==> run M <==
## Circle_Area_Calculator
module Circle_Area_Calculator(clk, rst, radius, area);
  input wire clk, rst;
  input wire [31:0] radius;
  output reg [31:0] area;
  wire [31:0] Square_radius, Result;
  parameter Pi = 32'b01000000010010010000111111010000;
  FloatMultiplier_rounding FM0(.Multiplicand(radius), .Multiplier(radius), .Result(Square_radius));
  FloatMultiplier_rounding FM1(.Multiplicand(Square_radius), .Multiplier(Pi), .Result(Result));
  always @(posedge clk) begin
	if(rst) begin
		area[31:0] <= 1'b0;
	end else begin
		area[31:0] <= Result[31:0];
	end
  end
endmodule
clock: 27.6 ns
lec_check: 0
abc_area: 1
cap_margin: 20
core_margin: 2
core_utilization: 72
cts_cluster_diameter: 353
cts_cluster_size: 83
max_routing_layer: met4
place_density_lb_addon: 0.02
setup_slack_margin: 4.73
slew_margin: 20
run.sh (not shown) runs the stock make flow with config.mk's settings and CLKGATE_MAP_FILE=.
==> inputs of run E, as changes to run M <==
- ABC_AREA: 1 -> not set
- CORE_UTILIZATION: 72 -> 66
- CTS_CLUSTER_DIAMETER: 353 -> not set
- CTS_CLUSTER_SIZE: 83 -> 28
- PLACE_DENSITY_LB_ADDON: 0.02 -> not set
- SETUP_SLACK_MARGIN: 4.73 -> not set
==> inputs of run B, as changes to run M <==
- CORE_UTILIZATION: 72 -> 68
- CTS_CLUSTER_DIAMETER: 353 -> not set
- CTS_CLUSTER_SIZE: 83 -> not set
- PLACE_DENSITY_LB_ADDON: 0.02 -> not set
- SETUP_SLACK_MARGIN: 4.73 -> not set
==> flow/constraint.sdc (replaced) <==
create_clock -name core_clock -period 24.5 [get_ports {clk}]
set_input_delay 4.9000 -clock core_clock [delete_from_list [all_inputs] [get_ports {clk}]]
set_output_delay 4.9000 -clock core_clock [all_outputs]
set_load 0.01 [all_outputs]
==> comparison <==
Run M never finished: it broke off in global routing (5_1_grt) (GRT-0232). Run B died in global routing (5_1_grt). Run E ran to the end with violations: negative setup slack.
The highest die size belongs to run E, the lowest to run M.
In area after synthesis, run M and run B do not differ.
Synthesized cell count is the same in run B and run M.

---

==> v14: inputs <==
Starting RTL as in the previous note.
Settings: LEC_CHECK=0, ABC_AREA=0, CAP_MARGIN=20, CORE_MARGIN=2, CORE_UTILIZATION=49, CTS_CLUSTER_DIAMETER=80, CTS_CLUSTER_SIZE=15, SLEW_MARGIN=20; clock period 30.0 ns.
==> v19: changes against v14 <==
Settings changed: ABC_AREA 0 to not set, CORE_UTILIZATION 49 to 65, CTS_CLUSTER_DIAMETER 80 to not set, CTS_CLUSTER_SIZE 15 to not set.
==> flow/constraint.sdc (replaced) <==
create_clock -name core_clock -period 19.6 [get_ports {clk}]
set_input_delay 3.9200 -clock core_clock [delete_from_list [all_inputs] [get_ports {clk}]]
set_output_delay 3.9200 -clock core_clock [all_outputs]
set_load 0.01 [all_outputs]
==> v1: changes against v14 <==
Settings changed: CELL_PAD_IN_SITES_DETAIL_PLACEMENT set to 2, CORE_ASPECT_RATIO set to 0.99, CORE_MARGIN 2 to 3, CORE_UTILIZATION 49 to 40, CTS_CLUSTER_DIAMETER 80 to 357, CTS_CLUSTER_SIZE 15 to 89, GPL_ROUTABILITY_DRIVEN set to 0, MAX_ROUTING_LAYER set to met4, MIN_ROUTING_LAYER set to met2, PLACE_DENSITY_LB_ADDON set to 0.24, SLEW_MARGIN 20 to 35, TNS_END_PERCENT set to 85.
==> v28: changes against v14 <==
Settings changed: ABC_AREA 0 to not set, CORE_UTILIZATION 49 to 58, CTS_CLUSTER_DIAMETER 80 to not set, CTS_CLUSTER_SIZE 15 to not set.
==> flow/constraint.sdc (replaced) <==
create_clock -name core_clock -period 19.7 [get_ports {clk}]
set_input_delay 3.9400 -clock core_clock [delete_from_list [all_inputs] [get_ports {clk}]]
set_output_delay 3.9400 -clock core_clock [all_outputs]
set_load 0.01 [all_outputs]
==> qor summary <==
metric	v1	v19	v14	v28
Status	aborted with a tool error	aborted with a tool error	finished clean	failed layout checks
Failing step	global routing (5_1_grt)	global routing (5_1_grt)	-	-
Reasons for failing layout checks	-	-	-	setup timing
Worst hold endpoint	-	-	area[30]	area[30]
Number of multi-input logic gates	-	-	3,820	3,820
Top routing layer in use	-	-	met4	met5
Arrival time worst endpoint	-	-	28.80 ns	26.73 ns
Total setup buffers inserted after CTS	38	83	0	103
Max incr delay on CP	-	-	0.80 ns	0.50 ns
Final worst setup slack	-	-	1.42 ns	-6.85 ns
Crit path launch type	-	-	input port	input port
Area taken by flip-flops and latches	-	-	621 um^2	621 um^2
Setup Crit Path Kind	-	-	in -> reg	in -> reg
Cell Rows	102	81	94	86
Area of the die	84,100 um^2	51,400 um^2	67,900 um^2	57,500 um^2
Critical Path Start	-	-	radius[13]	radius[0]
Number of vias in the routed layout	-	-	30,400	39,100
Wirelength per Cell	-	-	15.7 um	18.5 um
Post-route antenna net violation count	-	-	0	0
Sum Neg Setup Slack	-	-	0 ns	-191.75 ns
Combinational fraction of the cell area	-	-	80.9%	65.2%
Most frequent cell on the critical path	-	-	sky130_fd_sc_hd__a21oi_1	sky130_fd_sc_hd__a21oi_2
Die Width	291 um	227 um	261 um	240 um
Number of sequential cells in the layout	-	-	31	31
Final Slew Violations	-	-	0	0
Layout Area Growth over Synthesis	-	-	15.8%	49.1%
Post-layout nets	-	-	5,477	6,747
Overall routed net length	-	-	87,400 um	124,000 um
